## router_extended
module router_extended #(
  parameter B2_LAT_BIN  = 1, B2_LAT_DEC  = 8, B2_LAT_DUO  = 6,
  parameter B10_LAT_DEC = 1, B10_LAT_BIN = 6, B10_LAT_DUO = 6,
  parameter B12_LAT_DUO = 1, B12_LAT_BIN = 6, B12_LAT_DEC = 8
)(
  input  wire        clk,
  input  wire        rst,
  input  wire        start,
  input  wire [2:0]  cond_sel,
  input  wire [3:0]  opcode,
  input  wire [15:0] op_a,
  input  wire [15:0] op_b,
  output reg         busy,
  output reg         done,
  output reg  [31:0] result
);
Size: roughly 2400 cells after synthesis, roughly 76 I/O pins.
Settings: LEC_CHECK=0, CAP_MARGIN=20, CORE_ASPECT_RATIO=0.5, CORE_MARGIN=2, CORE_UTILIZATION=72, CTS_CLUSTER_DIAMETER=283, CTS_CLUSTER_SIZE=96, PLACE_DENSITY=0.42, SETUP_SLACK_MARGIN=2.49, SLEW_MARGIN=20, TNS_END_PERCENT=10; clock period 8.35 ns.
run.sh (not shown) runs the stock make flow with config.mk's settings and CLKGATE_MAP_FILE=.
The first run stopped in global routing (ODB-0269).
Then changed:
Settings changed: CORE_ASPECT_RATIO 0.5 to not set, CORE_UTILIZATION 72 to 70, CTS_CLUSTER_DIAMETER 283 to not set, CTS_CLUSTER_SIZE 96 to 25, PLACE_DENSITY 0.42 to not set, SETUP_SLACK_MARGIN 2.49 to not set, TNS_END_PERCENT 10 to not set.
Clock period 8.35 ns to 7.66 ns, I/O delays scaled along.
This time the run went through all stages and came out clean; die size increases by about 2.5%; synthesized cell count stays the same; synthesized area does not change.

* * *

The RTL this note starts from:
==> flow/design.v <==
`timescale 1ns/1ps
module base2_alu #(
  parameter LAT_BIN = 1,   
  parameter LAT_DEC = 8,   
  parameter LAT_DUO = 6    
)(
  input  wire        clk,
  input  wire        rst,
  input  wire        start,
  input  wire [3:0]  opcode,
  input  wire [15:0] a,
  input  wire [15:0] b,
  output reg         busy,
  output reg         done,
  output reg  [31:0] result
);
  reg [7:0] countdown;
  wire [7:0] lat_sel =
      (opcode <= 4'd2) ? LAT_BIN :
      ((opcode <= 4'd5) ? LAT_DEC : LAT_DUO);
  wire [31:0] res_bin =
      (opcode==4'd0)   ? (a + b) :
      (opcode==4'd1)   ? (a - b) :
      (opcode==4'd2)   ? (a * b) :
      (opcode==4'd3)   ? (a + b) :
      (opcode==4'd4)   ? (a - b) :
      (opcode==4'd5) ? (a * 16'd10) :
      (opcode==4'd6) ? (a + b) :
      (opcode==4'd7) ? (a - b) :
      (opcode==4'd8)  ? (a * 16'd3) : 32'd0;
  always @(posedge clk) begin
    if (rst) begin
      busy <= 1'b0; done <= 1'b0; countdown <= 8'd0; result <= 32'd0;
    end else begin
      done <= 1'b0;
      if (start && !busy) begin
        busy      <= 1'b1;
        countdown <= (lat_sel==0) ? 1 : lat_sel;
      end else if (busy) begin
        if (countdown > 8'd1) begin
          countdown <= countdown - 8'd1;
        end else begin
          busy   <= 1'b0;
          done   <= 1'b1;
          result <= res_bin;
        end
      end
    end
  end
endmodule
`timescale 1ns/1ps
module base10_alu #(
  parameter LAT_DEC = 1,   
  parameter LAT_BIN = 6,   
  parameter LAT_DUO = 6    
)(
  input  wire        clk,
  input  wire        rst,
  input  wire        start,
  input  wire [3:0]  opcode,
  input  wire [15:0] a,
  input  wire [15:0] b,
  output reg         busy,
  output reg         done,
  output reg  [31:0] result
);
  reg [7:0] countdown;
  wire [7:0] lat_sel =
      ((opcode>=4'd3) && (opcode<=4'd5)) ? LAT_DEC :
      ((opcode<=4'd2) ? LAT_BIN : LAT_DUO);
  wire [31:0] res_bin =
      (opcode==4'd0)   ? (a + b) :
      (opcode==4'd1)   ? (a - b) :
      (opcode==4'd2)   ? (a * b) :
      (opcode==4'd3)   ? (a + b) :
      (opcode==4'd4)   ? (a - b) :
      (opcode==4'd5) ? (a * 16'd10) :
      (opcode==4'd6) ? (a + b) :
      (opcode==4'd7) ? (a - b) :
      (opcode==4'd8)  ? (a * 16'd3) : 32'd0;
  always @(posedge clk) begin
    if (rst) begin
      busy <= 1'b0; done <= 1'b0; countdown <= 8'd0; result <= 32'd0;
    end else begin
      done <= 1'b0;
      if (start && !busy) begin
        busy      <= 1'b1;
        countdown <= (lat_sel==0) ? 1 : lat_sel;
      end else if (busy) begin
        if (countdown > 8'd1) begin
          countdown <= countdown - 8'd1;
        end else begin
          busy   <= 1'b0;
          done   <= 1'b1;
          result <= res_bin;
        end
      end
    end
  end
endmodule
`timescale 1ns/1ps
module base12_alu #(
  parameter LAT_DUO = 1,   
  parameter LAT_BIN = 6,   
  parameter LAT_DEC = 8    
)(
  input  wire        clk,
  input  wire        rst,
  input  wire        start,
  input  wire [3:0]  opcode,
  input  wire [15:0] a,
  input  wire [15:0] b,
  output reg         busy,
  output reg         done,
  output reg  [31:0] result
);
  reg [7:0] countdown;
  wire [7:0] lat_sel =
      ((opcode>=4'd6) && (opcode<=4'd8)) ? LAT_DUO :
      ((opcode<=4'd2) ? LAT_BIN : LAT_DEC);
  wire [31:0] res_bin =
      (opcode==4'd0)   ? (a + b) :
      (opcode==4'd1)   ? (a - b) :
      (opcode==4'd2)   ? (a * b) :
      (opcode==4'd3)   ? (a + b) :
      (opcode==4'd4)   ? (a - b) :
      (opcode==4'd5) ? (a * 16'd10) :
      (opcode==4'd6) ? (a + b) :
      (opcode==4'd7) ? (a - b) :
      (opcode==4'd8)  ? (a * 16'd3) : 32'd0;
  always @(posedge clk) begin
    if (rst) begin
      busy <= 1'b0; done <= 1'b0; countdown <= 8'd0; result <= 32'd0;
    end else begin
      done <= 1'b0;
      if (start && !busy) begin
        busy      <= 1'b1;
        countdown <= (lat_sel==0) ? 1 : lat_sel;
      end else if (busy) begin
        if (countdown > 8'd1) begin
          countdown <= countdown - 8'd1;
        end else begin
          busy   <= 1'b0;
          done   <= 1'b1;
          result <= res_bin;
        end
      end
    end
  end
endmodule
`timescale 1ns/1ps
module router_extended #(
  parameter B2_LAT_BIN  = 1, B2_LAT_DEC  = 8, B2_LAT_DUO  = 6,
  parameter B10_LAT_DEC = 1, B10_LAT_BIN = 6, B10_LAT_DUO = 6,
  parameter B12_LAT_DUO = 1, B12_LAT_BIN = 6, B12_LAT_DEC = 8
)(
  input  wire        clk,
  input  wire        rst,
  input  wire        start,
  input  wire [2:0]  cond_sel,
  input  wire [3:0]  opcode,
  input  wire [15:0] op_a,
  input  wire [15:0] op_b,
  output reg         busy,
  output reg         done,
  output reg  [31:0] result
);
  localparam [1:0] ROUTE_SENTINEL = 2'd3;
  wire [1:0] forced_target = (cond_sel <= 3'd2) ? cond_sel[1:0] : ROUTE_SENTINEL;
  wire [1:0] full_router_target =
      (opcode <= 4'd2)   ? 2'd0 :
      (opcode <= 4'd5) ? 2'd1 :
                                  2'd2;
  localparam [1:0] DUO_FALLBACK_TARGET = (B10_LAT_DUO <= B2_LAT_DUO) ? 2'd1 : 2'd0;
  wire [1:0] router_210_target =
      (opcode <= 4'd2)   ? 2'd0 :
      (opcode <= 4'd5) ? 2'd1 :
                                  DUO_FALLBACK_TARGET;
  wire [1:0] routed_target =
      (forced_target != ROUTE_SENTINEL) ? forced_target :
      (cond_sel == 3'd3) ? full_router_target :
      (cond_sel == 3'd4) ? router_210_target :
                           full_router_target;  
  reg  start_b2, start_b10, start_b12;
  wire busy_b2, done_b2;   wire [31:0] res_b2;
  wire busy_b10, done_b10; wire [31:0] res_b10;
  wire busy_b12, done_b12; wire [31:0] res_b12;
  base2_alu #(.LAT_BIN(B2_LAT_BIN), .LAT_DEC(B2_LAT_DEC), .LAT_DUO(B2_LAT_DUO)) u_b2(
    .clk(clk), .rst(rst), .start(start_b2), .opcode(opcode), .a(op_a), .b(op_b),
    .busy(busy_b2), .done(done_b2), .result(res_b2)
  );
  base10_alu #(.LAT_DEC(B10_LAT_DEC), .LAT_BIN(B10_LAT_BIN), .LAT_DUO(B10_LAT_DUO)) u_b10(
    .clk(clk), .rst(rst), .start(start_b10), .opcode(opcode), .a(op_a), .b(op_b),
    .busy(busy_b10), .done(done_b10), .result(res_b10)
  );
  base12_alu #(.LAT_DUO(B12_LAT_DUO), .LAT_BIN(B12_LAT_BIN), .LAT_DEC(B12_LAT_DEC)) u_b12(
    .clk(clk), .rst(rst), .start(start_b12), .opcode(opcode), .a(op_a), .b(op_b),
    .busy(busy_b12), .done(done_b12), .result(res_b12)
  );
  localparam S_IDLE=0, S_WAIT=1;
  reg [0:0] st;
  always @(posedge clk) begin
    if (rst) begin
      st <= S_IDLE; busy <= 1'b0; done <= 1'b0;
      start_b2 <= 1'b0; start_b10 <= 1'b0; start_b12 <= 1'b0;
      result <= 32'd0;
    end else begin
      done <= 1'b0;
      start_b2 <= 1'b0; start_b10 <= 1'b0; start_b12 <= 1'b0;
      case (st)
        S_IDLE: begin
          if (start) begin
            busy <= 1'b1;
            if (routed_target==2'd0) start_b2  <= 1'b1;
            if (routed_target==2'd1) start_b10 <= 1'b1;
            if (routed_target==2'd2) start_b12 <= 1'b1;
            st <= S_WAIT;
          end
        end
        S_WAIT: begin
          if ( (routed_target==2'd0 && done_b2) ||
               (routed_target==2'd1 && done_b10) ||
               (routed_target==2'd2 && done_b12) ) begin
            result <= (routed_target==2'd0) ? res_b2 :
                      (routed_target==2'd1) ? res_b10 :
                                              res_b12;
            done   <= 1'b1;
            busy   <= 1'b0;
            st     <= S_IDLE;
          end
        end
      endcase
    end
  end
endmodule
Settings: LEC_CHECK=0, CAP_MARGIN=20, CELL_PAD_IN_SITES_GLOBAL_PLACEMENT=3, CORE_ASPECT_RATIO=1.81, CORE_MARGIN=2, CORE_UTILIZATION=34, CTS_CLUSTER_DIAMETER=255, GPL_ROUTABILITY_DRIVEN=1, MIN_ROUTING_LAYER=met2, PLACE_DENSITY_LB_ADDON=0.1, SETUP_SLACK_MARGIN=2.03, SLEW_MARGIN=40; clock period 7.57 ns.
Rerun with:
Settings changed: CELL_PAD_IN_SITES_GLOBAL_PLACEMENT 3 to 0, CORE_UTILIZATION 34 to 64, MIN_ROUTING_LAYER met2 to met1, SETUP_SLACK_MARGIN 2.03 to -0.0.
Clock period 7.57 ns to 6.61 ns, I/O delays scaled along.
What happened:
- Now the flow completed and failed the layout checks on negative setup slack
- final cell count shrinks by roughly a tenth
- clock skew came out lower by 0.015 ns
- final area falls by a few percent
- routed wire length goes down by a few percent
- utilization climbs by 37 points
- power came out higher by roughly a tenth
- sequential cell count stays the same
- clock-buffer cell count went down by 4
- via count falls by about a fifth
- die size decreases by well over a third
Rerun with:
Settings changed: ABC_AREA set to 1, CELL_PAD_IN_SITES_GLOBAL_PLACEMENT 0 to 3, CORE_UTILIZATION 64 to 34, CTS_CLUSTER_SIZE set to 74, GPL_ROUTABILITY_DRIVEN 1 to 0, PLACE_DENSITY set to 0.9, PLACE_DENSITY_LB_ADDON 0.1 to not set.
Clock period 6.61 ns to 5.55 ns, I/O delays scaled along.
Effect: The changed run produced a layout that fails on negative setup slack; setup slack got worse by 0.24 ns; wire length came out higher by 11%; clock power grows by 37%; final cell count increases by 41%; first-iteration DRC count fell by 34%; power came out higher by 47%; synthesized cell count is higher by 33%; flip-flop count is unchanged; global-route usage falls by 17 points; final area increases by 15%; sequential power grows by about 20%.
Rerun with:
Settings changed: ABC_AREA 1 to not set, CELL_PAD_IN_SITES_GLOBAL_PLACEMENT 3 to not set, CORE_ASPECT_RATIO 1.81 to not set, CTS_CLUSTER_DIAMETER 255 to not set, CTS_CLUSTER_SIZE 74 to not set, GPL_ROUTABILITY_DRIVEN 0 to not set, MIN_ROUTING_LAYER met1 to not set, PLACE_DENSITY 0.9 to not set, SETUP_SLACK_MARGIN -0.0 to not set, SLEW_MARGIN 40 to 20.
Clock period 5.55 ns to 8.87 ns, I/O delays scaled along.
Effect: The new run passed the timing, DRC and antenna checks; clock-buffer cell count decreases by 9; register-to-register slack gets better by 3.2 ns; final area decreases by about a fifth; non-clock buffer count decreases by 283; worst setup slack gets better by 1.0 ns; wire length decreases by a quarter to a third; utilization decreases by 7.4 points; area after synthesis decreases by a little under a tenth.
Rerun with:
Settings changed: ABC_AREA set to 1, CORE_UTILIZATION 34 to 72, PLACE_DENSITY set to 0.42, SETUP_SLACK_MARGIN set to 0.61, TNS_END_PERCENT set to 15.
Clock period 8.87 ns to 5.59 ns, I/O delays scaled along.
The changed run died in 5_1_grt.
Die area went down by well over a third.
Area after synthesis rises by a little under a tenth.
Synthesized cell count came out higher by a quarter to a third.
Power and IR drop assume default switching activity.
